== build 10 ==
## RV32I_Core
module RV32I_Core (
    input  logic        clk,
    input  logic        reset,
    input  logic [31:0] instrCode,
    output logic [31:0] instrMemAddr,
    output logic        dataWe,
    output logic [31:0] dataAddr,
    output logic [31:0] dataWData,
    input  logic [31:0] dataRData,
    output logic        transfer,
    input  logic        ready
);
    logic        regFileWe;
    logic [ 3:0] aluControl;
    logic        aluSrcMuxSel;
    logic [ 2:0] RFWDSrcMuxSel;
    logic        branch;
    logic        jal;
    logic        jalr;
    logic        PCEn;
    ControlUnit U_ControlUnit (.*);
    DataPath U_DataPath (.*);
endmodule
==> flow/config.mk <==
export PLATFORM = sky130hd
export DESIGN_NAME = RV32I_Core
export DESIGN_NICKNAME = RV32I_Core
export VERILOG_FILES = /design/flow/design.v
export SDC_FILE = /design/flow/constraint.sdc
export NUM_CORES = 4
export LEC_CHECK = 0
export CAP_MARGIN = 20
export CORE_MARGIN = 2
export CORE_UTILIZATION = 53
export SLEW_MARGIN = 20
==> flow/constraint.sdc <==
create_clock -name core_clock -period 7.32 [get_ports {clk}]
set_input_delay 1.4640 -clock core_clock [delete_from_list [all_inputs] [get_ports {clk}]]
set_output_delay 1.4640 -clock core_clock [all_outputs]
set_load 0.01 [all_outputs]
run.sh (not shown) runs the stock make flow with config.mk's settings and CLKGATE_MAP_FILE=.
Input-level comparison between build 38 and build 10:
- CTS_CLUSTER_SIZE newly set to 33
- SLEW_MARGIN changed from 20 to 40
- CORE_UTILIZATION changed from 53 to 72
- SETUP_SLACK_MARGIN newly set to -0.41
- CAP_MARGIN changed from 20 to 15
- CTS_CLUSTER_DIAMETER newly set to 226
- the clock period (ns, I/O delays scaled along) changed from 7.32 to 4.26
==> results <==
Build 38: it failed during detailed placement (3_5_place_dp), and the tool reported DPL-0033.
Re compound-gate portion of the synthesized area: no difference whatsoever between build 38 and build 10.
[compare] base=build 10 new=build 38: chip height dropped 51 um; number of cell rows lower; fraction of synthesis flops using an asynchronous set or reset pin comparable.
Build 10 has a lower floorplan core density than build 38.
| total die area | build 38 vs build 10 | about 26% lower |
Build 10 -> build 38: synthesized netlist cell count delta 0, exact match
Diff build 38..build 10 | number of I/O port buffers | negligible
Inputs modified between build 38 and build 5:
- SLEW_MARGIN changed from 40 to 20
- CAP_MARGIN changed from 15 to 30
- PLACE_DENSITY_LB_ADDON newly set to 0.2
- CTS_CLUSTER_SIZE removed (was 33)
- GPL_ROUTABILITY_DRIVEN newly set to 1
- CORE_UTILIZATION changed from 72 to 57
- SETUP_SLACK_MARGIN removed (was -0.41)
- CTS_CLUSTER_DIAMETER changed from 226 to 294
- the clock period (ns, I/O delays scaled along) changed from 4.26 to 4.07
- Build 5 finished all stages; however, its layout fails the closing checks, the failures being setup timing.
- Build 5 against build 38: height of the chip went up; row count increased by 14 relative to the old numbers; chip footprint rose by 26%; standard cell core area increased by about 26% relative to the old numbers.
--- input diff build 5..build 26 ---
- changing CORE_UTILIZATION from 57 to 72
- setting SETUP_SLACK_MARGIN to 2.94 for the first time
- changing SLEW_MARGIN from 20 to 15
- changing CTS_CLUSTER_DIAMETER from 294 to 42
- removing PLACE_DENSITY_LB_ADDON (formerly 0.2)
- setting PLACE_DENSITY to 0.41 for the first time
- setting CTS_CLUSTER_SIZE to 63 for the first time
- changing the clock period (ns, I/O delays scaled along) from 4.07 to 9.99
==> comparison <==
The run showing the greater post-cts repair resize count is build 5.
Diff build 5 -> build 26: cell count after placement -1426; worst setup timing slack at the placement stage +3.27 ns.
Build 26 did not run to completion, as it errored out during global routing (5_1_grt).
Overall die width shrinks by more than 10% when moving from build 5 to build 26.

## lane 1
RV32I_Core again, from the RTL that the note above started with.
==> flow/config.mk <==
export PLATFORM = sky130hd
export DESIGN_NAME = RV32I_Core
export DESIGN_NICKNAME = RV32I_Core
export VERILOG_FILES = /design/flow/design.v
export SDC_FILE = /design/flow/constraint.sdc
export NUM_CORES = 4
export LEC_CHECK = 0
export CAP_MARGIN = 20
export CORE_MARGIN = 2
export CORE_UTILIZATION = 57
export CTS_CLUSTER_DIAMETER = 28
export MAX_ROUTING_LAYER = met4
export SETUP_SLACK_MARGIN = 0.97
export SLEW_MARGIN = 20
==> flow/constraint.sdc <==
create_clock -name core_clock -period 4.07 [get_ports {clk}]
set_input_delay 0.8140 -clock core_clock [delete_from_list [all_inputs] [get_ports {clk}]]
set_output_delay 0.8140 -clock core_clock [all_outputs]
set_load 0.01 [all_outputs]
Lane 1: all stages done; final checks FAILED (negative setup slack).
## Diff of input files: lane 2 against lane 1
Settings: setting HOLD_SLACK_MARGIN to 0.14 for the first time; changing SETUP_SLACK_MARGIN from 0.97 to 1.8; changing CAP_MARGIN from 20 to 40; setting CELL_PAD_IN_SITES_DETAIL_PLACEMENT to 2 for the first time; setting CELL_PAD_IN_SITES_GLOBAL_PLACEMENT to 3 for the first time; changing CORE_UTILIZATION from 57 to 71; setting MIN_ROUTING_LAYER to met2 for the first time; setting CTS_CLUSTER_SIZE to 66 for the first time; setting GPL_TIMING_DRIVEN to 0 for the first time; changing CTS_CLUSTER_DIAMETER from 28 to 80; changing the clock period (ns, I/O delays scaled along) from 4.07 to 8.0.
Findings:
Tool error GPL-0301 stopped lane 2 during 3_1_place_gp_skip_io; no final results.
Re width of the chip: lane 1 was higher than lane 2.
Sort lane 1 and lane 2 by die area asc -> top: lane 2
The lower total number of placement rows of lane 1 and lane 2 is in lane 2.
From lane 1 to lane 2, count of cell types in the netlist did not move at all.
Reported for lane 1 and lane 2, net count of the mapped netlist turned out identical to the last digit.
In lane 2, fraction of the core area occupied by cells at floorplan is higher than in lane 1.
Comparing lane 1 against lane 2, there is no change at all in post-synthesis chip area from yosys.
[compare] base=lane 1 new=lane 2: number of standard cells after synthesis held steady; floorplan core area shrank by about 20%; number of cell instances after yosys synthesis held steady; overall die height shrank by 36 um.
Changes in lane 3 relative to lane 2:
Settings: MAX_ROUTING_LAYER removed (was met4); CELL_PAD_IN_SITES_DETAIL_PLACEMENT removed (was 2); SETUP_SLACK_MARGIN changed from 1.8 to -0.41; HOLD_SLACK_MARGIN changed from 0.14 to -0.1; CELL_PAD_IN_SITES_GLOBAL_PLACEMENT removed (was 3); SLEW_MARGIN changed from 20 to 40; CORE_UTILIZATION changed from 71 to 72; GPL_TIMING_DRIVEN removed (was 0); CTS_CLUSTER_SIZE changed from 66 to 33; CTS_CLUSTER_DIAMETER changed from 80 to 226; CAP_MARGIN changed from 40 to 15; MIN_ROUTING_LAYER removed (was met2); the clock period (ns, I/O delays scaled along) changed from 8.0 to 4.26.
Findings:
No final results exist for lane 3, since it was stopped by error DPL-0033 during 3_5_place_dp.
Area of the mapped netlist came out exactly the same in lane 2 and lane 3.
On lane 3: area of the die is about 1.4% lower than what lane 2 gave.
Compared with lane 2, lane 3 shows number of core rows lower by 0.88%.
The yosys cell count on lane 3 is in line with that on lane 2.
[inputs] lane 4 vs lane 3
Settings: a change of CORE_UTILIZATION from 72 to 67; a change of SLEW_MARGIN from 40 to 20; a change of CAP_MARGIN from 15 to 20; a deleted CTS_CLUSTER_DIAMETER that had been 226; a deleted HOLD_SLACK_MARGIN that had been -0.1; a deleted SETUP_SLACK_MARGIN that had been -0.41; a change of CTS_CLUSTER_SIZE from 33 to 36; a change of the clock period (ns, I/O delays scaled along) from 4.26 to 5.27.
--- outcome ---
Status: lane 4 FAILED at 5_1_grt (tool error)
Die area for lane 4: about 7% up relative to lane 3
Compared to lane 3, lane 4 has die span in y 11 um higher.
Against lane 3, lane 4 reports a global placer's final weighted congestion that is lower.
From lane 3 to lane 4 the numbers moved as follows: mux contribution to synthesized area comparable; core footprint rose by about 8%.

run A:
RV32I_Core again, from the RTL that the note above started with.
export LEC_CHECK = 0
export CAP_MARGIN = 20
export CORE_MARGIN = 2
export CORE_UTILIZATION = 57
export SETUP_SLACK_MARGIN = 1.12
export SLEW_MARGIN = 20
create_clock -name core_clock -period 4.07 [get_ports {clk}]
Run A completed end to end; final checks failed (setup timing).
Relative to run A, the following input files were edited for run B:
--- a/flow/config.mk
+++ b/flow/config.mk
@@ -10,2 +10 @@
-export CORE_UTILIZATION = 57
-export SETUP_SLACK_MARGIN = 1.12
+export CORE_UTILIZATION = 40
==> flow/constraint.sdc <==
create_clock -name core_clock -period 8.0 [get_ports {clk}]
set_input_delay 1.6000 -clock core_clock [delete_from_list [all_inputs] [get_ports {clk}]]
set_output_delay 1.6000 -clock core_clock [all_outputs]
set_load 0.01 [all_outputs]
Results
Part of the cycle the worst path needs for run B is lower than for run A. Wire length ended up 35000 um lower on run B than on run A. From run A to run B the numbers moved as follows: post-synthesis cell area level, sequential fraction of design power moved up, count of endpoints failing setup in the final report moved down. Between run B and run A, it is run B whose utilization is lower, by 29 points. Compared with run A, in run B effective utilization at floorplan went down 17 points; number of well taps went up 618; slack of the critical path went up 2.13 ns; cell-internal power went down about 50%. Run B | status: complete | timing, DRC, antenna: pass.
Input changes introduced in run C (baseline for comparison: run B):
--- a/flow/config.mk
+++ b/flow/config.mk
@@ -8 +8 @@
-export CAP_MARGIN = 20
+export CAP_MARGIN = 15
@@ -10 +10,3 @@
-export CORE_UTILIZATION = 40
+export CORE_UTILIZATION = 72
+export CTS_CLUSTER_DIAMETER = 226
+export CTS_CLUSTER_SIZE = 33
==> flow/constraint.sdc <==
create_clock -name core_clock -period 4.37 [get_ports {clk}]
set_input_delay 0.8740 -clock core_clock [delete_from_list [all_inputs] [get_ports {clk}]]
set_output_delay 0.8740 -clock core_clock [all_outputs]
set_load 0.01 [all_outputs]
Notes after the runs:
Flow for run C halted at 4_1_cts, error code DPL-0033.
Run C falls short of run B in worst-case setup slack after placement.
As far as yosys stat chip area goes, run C and run B are indistinguishable; the numbers are identical.
Run C vs run B: floorplan-stage core utilization up in run C
Any difference in area fraction in and, or, nand and nor cells between run B and run C is small enough to ignore.
Taking run C over run B, the width of the die ratio works out to 0.75.
Per the comparison of run C with run B, half-perimeter wire length of the detailed placement result climbed 38000 um, die extent in y dropped 25%, final weighted congestion in routability-driven placement climbed about 13%.
The inputs of run D differ from those of run C as listed below.
--- a/flow/config.mk
+++ b/flow/config.mk
@@ -8 +8 @@
-export CAP_MARGIN = 15
+export CAP_MARGIN = 20
@@ -10,3 +10 @@
-export CORE_UTILIZATION = 72
-export CTS_CLUSTER_DIAMETER = 226
-export CTS_CLUSTER_SIZE = 33
+export CORE_UTILIZATION = 40
==> flow/constraint.sdc <==
create_clock -name core_clock -period 7.32 [get_ports {clk}]
set_input_delay 1.4640 -clock core_clock [delete_from_list [all_inputs] [get_ports {clk}]]
set_output_delay 1.4640 -clock core_clock [all_outputs]
set_load 0.01 [all_outputs]
Results
Run D closes out successfully: all stages finished, all timing, DRC and antenna checks passed.
Placement-stage cell area: run D < run C
Higher pre-CTS setup slack goes to run D over run C.
As far as post-synth design cell area goes, run C and run D are indistinguishable; the numbers are identical.
| initial core utilization | run D vs run C | 33 points lower |
In run D relative to run C, last weighted congestion value of the routability-driven placer had gone down by a little under 10%.
Here is what was changed in the inputs of run E compared with run D.
--- a/flow/config.mk
+++ b/flow/config.mk
@@ -10 +10 @@
-export CORE_UTILIZATION = 40
+export CORE_UTILIZATION = 58
==> flow/constraint.sdc <==
create_clock -name core_clock -period 5.42 [get_ports {clk}]
set_input_delay 1.0840 -clock core_clock [delete_from_list [all_inputs] [get_ports {clk}]]
set_output_delay 1.0840 -clock core_clock [all_outputs]
set_load 0.01 [all_outputs]
[summary]
Run E: average detailed-routed wire length per instance higher than run D. | run E | all stages done | FAIL | setup timing |. Sort run E and run D by worst setup slack asc -> top: run E. Diff run D -> run E | via count | up by more than 10%. From run D to run E the numbers moved as follows: overall power after layout now sits higher; sequential share of layout area now sits lower; post-route standard cell area excluding fillers now sits higher; combinational share of power now sits higher; post-detailed-placement cell area now sits higher.

Starting RTL as in the previous note.
export LEC_CHECK = 0
export ABC_AREA = 1
export CAP_MARGIN = 30
export CELL_PAD_IN_SITES_GLOBAL_PLACEMENT = 2
export CORE_ASPECT_RATIO = 0.57
export CORE_MARGIN = 2
export CORE_UTILIZATION = 59
export CTS_CLUSTER_DIAMETER = 263
export GPL_ROUTABILITY_DRIVEN = 1
export GPL_TIMING_DRIVEN = 0
export HOLD_SLACK_MARGIN = -0.02
export MIN_ROUTING_LAYER = met1
export PLACE_DENSITY_LB_ADDON = 0.2
export SETUP_SLACK_MARGIN = 2.65
export SLEW_MARGIN = 10
export TNS_END_PERCENT = 45
create_clock -name core_clock -period 10.3 [get_ports {clk}]
The first run aborted during global placement without I/O (3_1_place_gp_skip_io).
Change:
- ABC_AREA: 1 -> unset
- CAP_MARGIN: 30 -> 20
- CELL_PAD_IN_SITES_GLOBAL_PLACEMENT: 2 -> unset
- CORE_ASPECT_RATIO: 0.57 -> unset
- CORE_UTILIZATION: 59 -> 61
- CTS_CLUSTER_DIAMETER: 263 -> unset
- CTS_CLUSTER_SIZE: unset -> 41
- GPL_ROUTABILITY_DRIVEN: 1 -> unset
- GPL_TIMING_DRIVEN: 0 -> unset
- HOLD_SLACK_MARGIN: -0.02 -> unset
- MAX_ROUTING_LAYER: unset -> met4
- MIN_ROUTING_LAYER: met1 -> unset
- PLACE_DENSITY_LB_ADDON: 0.2 -> unset
- SETUP_SLACK_MARGIN: 2.65 -> unset
- SLEW_MARGIN: 10 -> 20
- TNS_END_PERCENT: 45 -> unset
- clock period: 10.3 -> 4.07 ns (I/O delays scaled with it)
What happened: With this change the flow did not get past global routing (5_1_grt) with ODB-0269; synthesized area drops by a few percent; synthesized cell count drops by well over a third; die area drops by a few percent.
Change:
- CORE_UTILIZATION: 61 -> 57
- CTS_CLUSTER_SIZE: 41 -> unset
- MAX_ROUTING_LAYER: met4 -> unset
Outcome: This time the run produced a layout that fails on setup timing. Synthesized cell count is unchanged. Die size increases by 6.9%. Synthesized area is unchanged.
Power is estimated from default activity; no workload was simulated.
